== garnet ==
Design serial, start of the top module:
module serial
    (  
      input  clk  
    , input  reset  
    , input  enable  
    , input  can_send
    , input [7:0] data_in
    , input  in_stb
    , output wire [7:0] data_out
    , output wire  out_stb
    );
  wire [8:0] c_ds_app_arg;
  wire  c_ds_app_arg_0;
  reg [5:0] maybeToBoola_c_ds_app_arg;
  wire [7:0] c_ds_app_arg_1;
  wire [6:0] result_0;
  wire [7:0] a;
  wire [12:0] result_1;
  reg [6:0] result_2;
  wire [6:0] c_case_alt;
  reg [6:0] c_case_alt_0;
  wire [1:0] dir;
  wire [6:0] c_case_alt_1;
  wire [6:0] c_case_alt_2;
  wire [6:0] c_case_alt_3;
  wire [3:0] a1;
  reg [4:0] inp_n;
  wire signed [63:0] c_inp_n_app_arg;
  reg [5:0] c_app_arg;
  wire [5:0] c_case_alt_4;
  reg [5:0] c_case_alt_5;
  reg [5:0] c_case_alt_6;
  wire [0:0] ctr;
  wire [1:0] ctr_0;
  wire [2:0] ctr_1;
  reg [5:0] result_3;
  reg [5:0] c_case_alt_7;
  reg [5:0] c_case_alt_8;
  reg [5:0] c_case_alt_9;
  wire [20:0] c_case_scrut;
  wire signed [63:0] wild;
  wire signed [63:0] c_wild_app_arg;
  wire  c_ds_app_arg_2;
  reg [31:0] maybeToBoola_c_ds_app_arg_0;
  wire [5:0] c_ds_app_arg_3;
  wire [32:0] result_4;
  wire [5:0] a_0;
  wire signed [63:0] c_r_app_arg;
  wire [15:0] result_5;
  wire signed [63:0] c_ds1_app_arg;
  wire [16:0] r;
  wire [15:0] result_6;
  wire signed [63:0] c_r_app_arg_0;
  wire [15:0] result_7;
  reg [32:0] c_app_arg_0;
  wire [64:0] result_8;
  wire [15:0] x;
  wire [15:0] y;
  wire [3:0] n;
  wire [3:0] n_0;
  wire [3:0] n_1;
  reg [31:0] ds1;
  wire [16:0] r_0;
  wire [16:0] r_1;
  reg [36:0] maybeToBoola_c_ds_app_arg_1;
  wire [8:0] result_9;
  wire [45:0] c_case_alt_10;
  wire [8:0] c_app_arg_1;
  wire [8:0] c_case_alt_11;
  wire [7:0] result_10;
  wire signed [63:0] c_app_arg_2;
  wire signed [63:0] c_app_arg_3;
  wire [31:0] a_1;
  wire [3:0] c_app_arg_4;
  wire [4:0] z;
  wire [3:0] result_11;
  wire [3:0] digitIdx;
  wire [32:0] c_app_arg_5;
  wire [31:0] n_2;
  wire [32:0] number;
  reg [265:0] maybeToBoola_c_ds_app_arg_2;
  wire [8:0] result_12;
  wire signed [63:0] c_wild3_app_arg;
  wire [255:0] result_13;
  wire [255:0] c_app_arg_6;
  wire [4:0] c_app_arg_7;
  wire [4:0] c_app_arg_8;
  wire signed [63:0] c_wild3_app_arg_0;
  wire [7:0] result_14;
  wire [8:0] c_app_arg_9;
  wire [274:0] result_15;
  wire  canSend;
  wire [7:0] a_2;
  wire signed [63:0] wild3;
  wire signed [63:0] wild3_0;
  ...
clock: 6.23 ns
lec_check: 0
cap_margin: 20
core_aspect_ratio: 1.04
core_margin: 2
core_utilization: 29
cts_cluster_size: 87
max_routing_layer: met4
place_density_lb_addon: 0.06
setup_slack_margin: 0.91
slew_margin: 5
run.sh (not shown) runs the stock make flow with config.mk's settings and CLKGATE_MAP_FILE=.
Both conditions hold for garnet: the flow ran to the end and the final layout passed the timing, DRC and antenna checks.
Setup changes, garnet to raven
- SLEW_MARGIN now 20, was 5
- SETUP_SLACK_MARGIN no longer set, was 0.91
- MAX_ROUTING_LAYER no longer set, was met4
- CTS_CLUSTER_SIZE no longer set, was 87
- PLACE_DENSITY_LB_ADDON no longer set, was 0.06
- CORE_UTILIZATION now 65, was 29
- CORE_ASPECT_RATIO no longer set, was 1.04
- the clock period (ns, I/O delays scaled along) now 7.85, was 6.23
--- outcome ---
Against garnet as the reference, raven delivers a lower logic area.
raven vs. garnet: critical path depth has decreased, die height has decreased, number of buffers and inverters on the critical path has decreased.
> inputs changed (raven -> tundra)
- an added MAX_ROUTING_LAYER of met4
- a change of CAP_MARGIN from 20 to 15
- a change of the clock period (ns, I/O delays scaled along) from 7.85 to 6.48
From raven to tundra the numbers moved as follows: internal portion of total power rose by 25%; clock network power consumption rose by about 24%. Total power of tundra is higher than that of raven. Against raven, tundra reports a non-clock buffer count that is higher. Status | tundra and raven | clean. [compare] base=raven new=tundra: data-path buffer share of cell area in the final layout now larger, combined global-route utilization of all metal layers went up 1.5 points, worst setup slack moved down, layout multi-input combinational cell count essentially unchanged. NOTE: count of buffering cells on the critical path with inverters included in tundra falls short of that of raven. The run showing the greater first-pass GRT wire length is tundra.
What maple does differently from tundra at the input level:
- MAX_ROUTING_LAYER no longer set, was met4
- CORE_UTILIZATION now 40, was 65
- CAP_MARGIN now 20, was 15
- the clock period (ns, I/O delays scaled along) now 6.8, was 6.48
--- outcome ---
Higher met2 layer usage reported by global route among maple and tundra: tundra
maple: part of the power in combinational logic is 1.2 points lower than what tundra reported.
Compared with tundra, in maple multi-input combinational area share moved down; number of standard cells in the final layout excluding fillers saw an increase.

Setup of quartz:
Starting RTL as in the previous note.
make LEC_CHECK=0 ABC_AREA=1 CAP_MARGIN=20 CORE_MARGIN=2 CORE_UTILIZATION=72 CTS_CLUSTER_DIAMETER=332 CTS_CLUSTER_SIZE=10 PLACE_DENSITY=0.36 SETUP_SLACK_MARGIN=1.25 SLEW_MARGIN=20 TNS_END_PERCENT=10 finish   # period 5.79 ns
quartz: full flow OK, the timing, DRC and antenna checks passed
Edits applied to the flow inputs when going from quartz to willow:
Settings: ABC_AREA: 1 -> unset; CTS_CLUSTER_DIAMETER: 332 -> unset; PLACE_DENSITY: 0.36 -> unset; PLACE_DENSITY_LB_ADDON: unset -> 0.0; TNS_END_PERCENT: 10 -> unset; SETUP_SLACK_MARGIN: 1.25 -> unset; CTS_CLUSTER_SIZE: 10 -> 50; the clock period (ns, I/O delays scaled along): 5.79 -> 5.56.
[summary]
Internal power summed over all cells, willow vs quartz: up by a few percent. Compared with quartz, willow degrades setup slack. quartz ended up with sky130_fd_sc_hd__ha_1 as its slowest cell on the critical path; willow ended up with sky130_fd_sc_hd__fa_1. More vias were needed by quartz than by willow. Summary across quartz and willow: the single failing run is willow. The number of gates on the worst path with buffers counted in willow sits 6 above the value recorded for quartz. willow vs quartz — mux share of post-synthesis cell area rose 2.9 points.
For juniper, these inputs were changed with respect to willow:
Settings: PLACE_DENSITY_LB_ADDON no longer set, was 0.0; CTS_CLUSTER_SIZE no longer set, was 50; CORE_UTILIZATION now 57, was 72; the clock period (ns, I/O delays scaled along) now 6.8, was 5.56.
Findings:
- juniper went all the way through the flow, and no timing, DRC or antenna check failed.
- Min relative area of non-clock buffer cells in the final design across willow and juniper: juniper
- Side by side, static power due to leakage turned out lower in juniper than in willow.
- Measured against each other, willow and juniper differ in final area, the lower figure coming from juniper.
- Looking at routed wire length, juniper sits below willow.
- Count of cells resized by post-cts repair in juniper is 56 lower than in willow
- Number of clock buffers inserted by TritonCTS: willow and juniper compared, lower one is willow
- juniper ends up with higher multi-input gate share of total cell area than willow does.
- Looking at critical path startpoint, the maybeToBoola_c_ds_app_arg_0[5] result is from willow; the maybeToBoola_c_ds_app_arg_0[22] one comes from juniper.
- Setup slack came out higher on juniper than on willow.
- The final reports for juniper and willow show via count of the first global-routing pass lower in the former.
The following lists how xenon was set up differently from juniper:
Settings: HOLD_SLACK_MARGIN: unset -> -0.1; PLACE_DENSITY: unset -> 0.35; CORE_UTILIZATION: 57 -> 72; CTS_CLUSTER_SIZE: unset -> 50; the clock period (ns, I/O delays scaled along): 6.8 -> 5.02.
--- outcome ---
juniper leaves more setup margin than xenon. Floorplan check, xenon vs juniper: die outline smaller in xenon. Compare juniper and xenon | synthesis-to-finish area growth lower: juniper. xenon finished all stages; layout check result: FAIL, due to negative setup slack. Looking at largest power group, the sequential cells result is from juniper; the combinational logic one comes from xenon.

alpha:
Starting RTL as in the previous note.
clock: 6.82 ns
lec_check: 0
cap_margin: 20
cell_pad_in_sites_global_placement: 0
core_aspect_ratio: 1.41
core_margin: 2
core_utilization: 72
gpl_routability_driven: 1
gpl_timing_driven: 1
max_routing_layer: met4
place_density_lb_addon: 0.0
setup_slack_margin: 1.95
slew_margin: 20
tns_end_percent: 85
Input-level comparison between beta and alpha:
- PLACE_DENSITY_LB_ADDON removed (was 0.0)
- CELL_PAD_IN_SITES_GLOBAL_PLACEMENT changed from 0 to 3
- GPL_TIMING_DRIVEN changed from 1 to 0
- CORE_UTILIZATION changed from 72 to 48
- PLACE_DENSITY newly set to 0.43
- SETUP_SLACK_MARGIN removed (was 1.95)
- the clock period (ns, I/O delays scaled along) changed from 6.82 to 11.2
Notes after the runs:
- Setup WNS alpha -> beta: better
- The higher relative contribution of the clock network to total power of beta and alpha is in beta.
- Summary of beta over alpha: met2 wire length shows an increase of about 10%; number of CTS-inserted buffers shows an increase of 4; die span in x shows an increase of 22%.
- alpha → beta: final net count up 0.81%; die span in y up about 22%; detailed-route wire length on metal 1 up 15%.
- The pin count of the biggest net entering global routing of beta falls short of that of alpha by 30%.
- beta ended up with a lower overall routed net length than alpha did.
- Sequential cell area: beta < alpha
> inputs changed (beta -> gamma)
- removing PLACE_DENSITY (formerly 0.43)
- changing CELL_PAD_IN_SITES_GLOBAL_PLACEMENT from 3 to 0
- setting PLACE_DENSITY_LB_ADDON to 0.0 for the first time
- changing CORE_UTILIZATION from 48 to 67
- changing GPL_TIMING_DRIVEN from 0 to 1
- changing the clock period (ns, I/O delays scaled along) from 11.2 to 6.96
--- outcome ---
gamma closes out successfully: all stages finished, all timing, DRC and antenna checks passed. Looking only at core utilization, and setting everything else aside, the lower value of gamma and beta goes to beta. gamma ended up with a lower global-route wire length before repair than beta did. Delta(total wirelength of the detailed-routed design, gamma - beta) < 0. Side by side, non-clock buffer count turned out lower in gamma than in beta. Of the two values seen for start-to-end type of the worst setup path, register to register was produced by gamma and register to output pin by beta. In gamma, the cell count came out 313 below the value in beta. As far as flip-flop count goes, beta and gamma are indistinguishable; the numbers are identical.
Changes in delta relative to gamma:
- changing CORE_UTILIZATION from 67 to 56
- changing CELL_PAD_IN_SITES_GLOBAL_PLACEMENT from 0 to 1
- setting PLACE_DENSITY to 0.43 for the first time
- removing PLACE_DENSITY_LB_ADDON (formerly 0.0)
- changing the clock period (ns, I/O delays scaled along) from 6.96 to 11.2
## What came out
Across both runs, first-pass GRT wire length was higher for delta than for gamma. Per the comparison of delta with gamma, total iterations of the first detailed-routing run has increased; worst stage delay on the critical path has increased; sequential cell fraction of total power has remained practically unchanged; total power has decreased; non-filler instance count after layout has increased. Of gamma and delta, the run reporting the higher well-tap cell count was delta. Looking at detailed route wirelength on metal2, delta sits 1.6 mm higher than gamma does. Via count, delta vs gamma: down by a few percent.

## run A
serial again, from the RTL that the note above started with.
Design serial, start of the top module:
module serial
    (  
      input  clk  
    , input  reset  
    , input  enable  
    , input  can_send
    , input [7:0] data_in
    , input  in_stb
    , output wire [7:0] data_out
    , output wire  out_stb
    );
  wire [8:0] c_ds_app_arg;
  wire  c_ds_app_arg_0;
  reg [5:0] maybeToBoola_c_ds_app_arg;
  wire [7:0] c_ds_app_arg_1;
  wire [6:0] result_0;
  wire [7:0] a;
  wire [12:0] result_1;
  reg [6:0] result_2;
  wire [6:0] c_case_alt;
  reg [6:0] c_case_alt_0;
  wire [1:0] dir;
  wire [6:0] c_case_alt_1;
  wire [6:0] c_case_alt_2;
  wire [6:0] c_case_alt_3;
  wire [3:0] a1;
  reg [4:0] inp_n;
  wire signed [63:0] c_inp_n_app_arg;
  reg [5:0] c_app_arg;
  wire [5:0] c_case_alt_4;
  reg [5:0] c_case_alt_5;
  reg [5:0] c_case_alt_6;
  wire [0:0] ctr;
  wire [1:0] ctr_0;
  wire [2:0] ctr_1;
  reg [5:0] result_3;
  reg [5:0] c_case_alt_7;
  reg [5:0] c_case_alt_8;
  reg [5:0] c_case_alt_9;
  wire [20:0] c_case_scrut;
  wire signed [63:0] wild;
  wire signed [63:0] c_wild_app_arg;
  wire  c_ds_app_arg_2;
  reg [31:0] maybeToBoola_c_ds_app_arg_0;
  wire [5:0] c_ds_app_arg_3;
  wire [32:0] result_4;
  wire [5:0] a_0;
  wire signed [63:0] c_r_app_arg;
  wire [15:0] result_5;
  wire signed [63:0] c_ds1_app_arg;
  wire [16:0] r;
  wire [15:0] result_6;
  wire signed [63:0] c_r_app_arg_0;
  wire [15:0] result_7;
  reg [32:0] c_app_arg_0;
  wire [64:0] result_8;
  wire [15:0] x;
  wire [15:0] y;
  wire [3:0] n;
  wire [3:0] n_0;
  wire [3:0] n_1;
  reg [31:0] ds1;
  wire [16:0] r_0;
  ...
clock: 6.94 ns
lec_check: 0
cap_margin: 25
cell_pad_in_sites_detail_placement: 0
core_margin: 2
core_utilization: 22
cts_cluster_size: 67
gpl_timing_driven: 0
min_routing_layer: met2
place_density_lb_addon: 0.15
setup_slack_margin: 1.34
slew_margin: 20
## Diff of input files: run B against run A
Settings: CTS_CLUSTER_SIZE: 67 -> unset; CELL_PAD_IN_SITES_DETAIL_PLACEMENT: 0 -> unset; PLACE_DENSITY_LB_ADDON: 0.15 -> unset; CORE_UTILIZATION: 22 -> 35; GPL_TIMING_DRIVEN: 0 -> unset; MIN_ROUTING_LAYER: met2 -> unset; CAP_MARGIN: 25 -> 20; SETUP_SLACK_MARGIN: 1.34 -> unset; the clock period (ns, I/O delays scaled along): 6.94 -> 12.2.
==> comparison <==
Looking only at share of final layout cell area taken by clock buffers and inverters, and setting everything else aside, the higher value of run A and run B goes to run A. A worst setup path startpoint of maybeToBoola_c_ds_app_arg_0[6] is what run A shows, while maybeToBoola_c_ds_app_arg_2[4] belongs to run B. The highest routed metal layer comes out met5 in one run and met4 in the other, namely in run A and run B respectively. Run B improves on run A in static leakage. Measured against each other, run A and run B differ in internal power contribution, the higher figure coming from run A. From run A to run B the numbers moved as follows: clock network power moved down, final area has decreased, non-clock buffer count moved down, part of the cycle the worst path needs dropped 29 points.
## Diff of input files: run C against run B
Settings: CORE_UTILIZATION changed from 35 to 40; the clock period (ns, I/O delays scaled along) changed from 12.2 to 10.0.
==> comparison <==
The flow did not stop early for run C: all stages ran, and the layout cleared the timing, DRC and antenna checks. Routed length on met2 (run C vs. run B) increases slightly. ~same final worst hold slack in run C and run B. Diff run B -> run C | first-pass GRT wire length | increase of 0.56%. Diff run C and run B: switching power total higher in run C. Run C ended up with flop to flop as its classification of the worst setup path; run B ended up with flop to output pin. Re number of buffers inserted by port buffering: no difference whatsoever between run B and run C. Fraction of area in non-clock buffers delta (run B -> run C): insignificant. On run C: via count normalized by instance count is 2.0% higher than what run B gave.

== old ==
Starting RTL as in the previous note.
// serial
module serial
    (  
      input  clk  
    , input  reset  
    , input  enable  
    , input  can_send
    , input [7:0] data_in
    , input  in_stb
    , output wire [7:0] data_out
    , output wire  out_stb
    );
Settings: LEC_CHECK=0, CAP_MARGIN=20, CELL_PAD_IN_SITES_GLOBAL_PLACEMENT=1, CORE_ASPECT_RATIO=1.41, CORE_MARGIN=2, CORE_UTILIZATION=63, CTS_CLUSTER_DIAMETER=97, GPL_ROUTABILITY_DRIVEN=1, GPL_TIMING_DRIVEN=1, MAX_ROUTING_LAYER=met4, SLEW_MARGIN=20, TNS_END_PERCENT=85; clock period 11.2 ns.
> inputs changed (old -> new)
- CTS_CLUSTER_DIAMETER no longer set, was 97
- GPL_ROUTABILITY_DRIVEN no longer set, was 1
- CORE_UTILIZATION now 65, was 63
- GPL_TIMING_DRIVEN no longer set, was 1
- CORE_ASPECT_RATIO no longer set, was 1.41
- MAX_ROUTING_LAYER no longer set, was met4
- CELL_PAD_IN_SITES_GLOBAL_PLACEMENT no longer set, was 1
- TNS_END_PERCENT no longer set, was 85
- the clock period (ns, I/O delays scaled along) now 5.56, was 11.2
Notes after the runs:
- Of new and old, the run reporting the lower minimum setup slack in the final design was new.
- Higher relative area change from synthesis to final layout goes to new over old.
- Post-route clock period utilization came out higher on new than on old.
- The met3 routing resource usage after global routing reported for new is greater than that of old by 2.4 points.
- In new the implementation ran to completion but is not tape-out ready, as the final checks report negative setup slack.
Power is estimated from default activity; no workload was simulated.
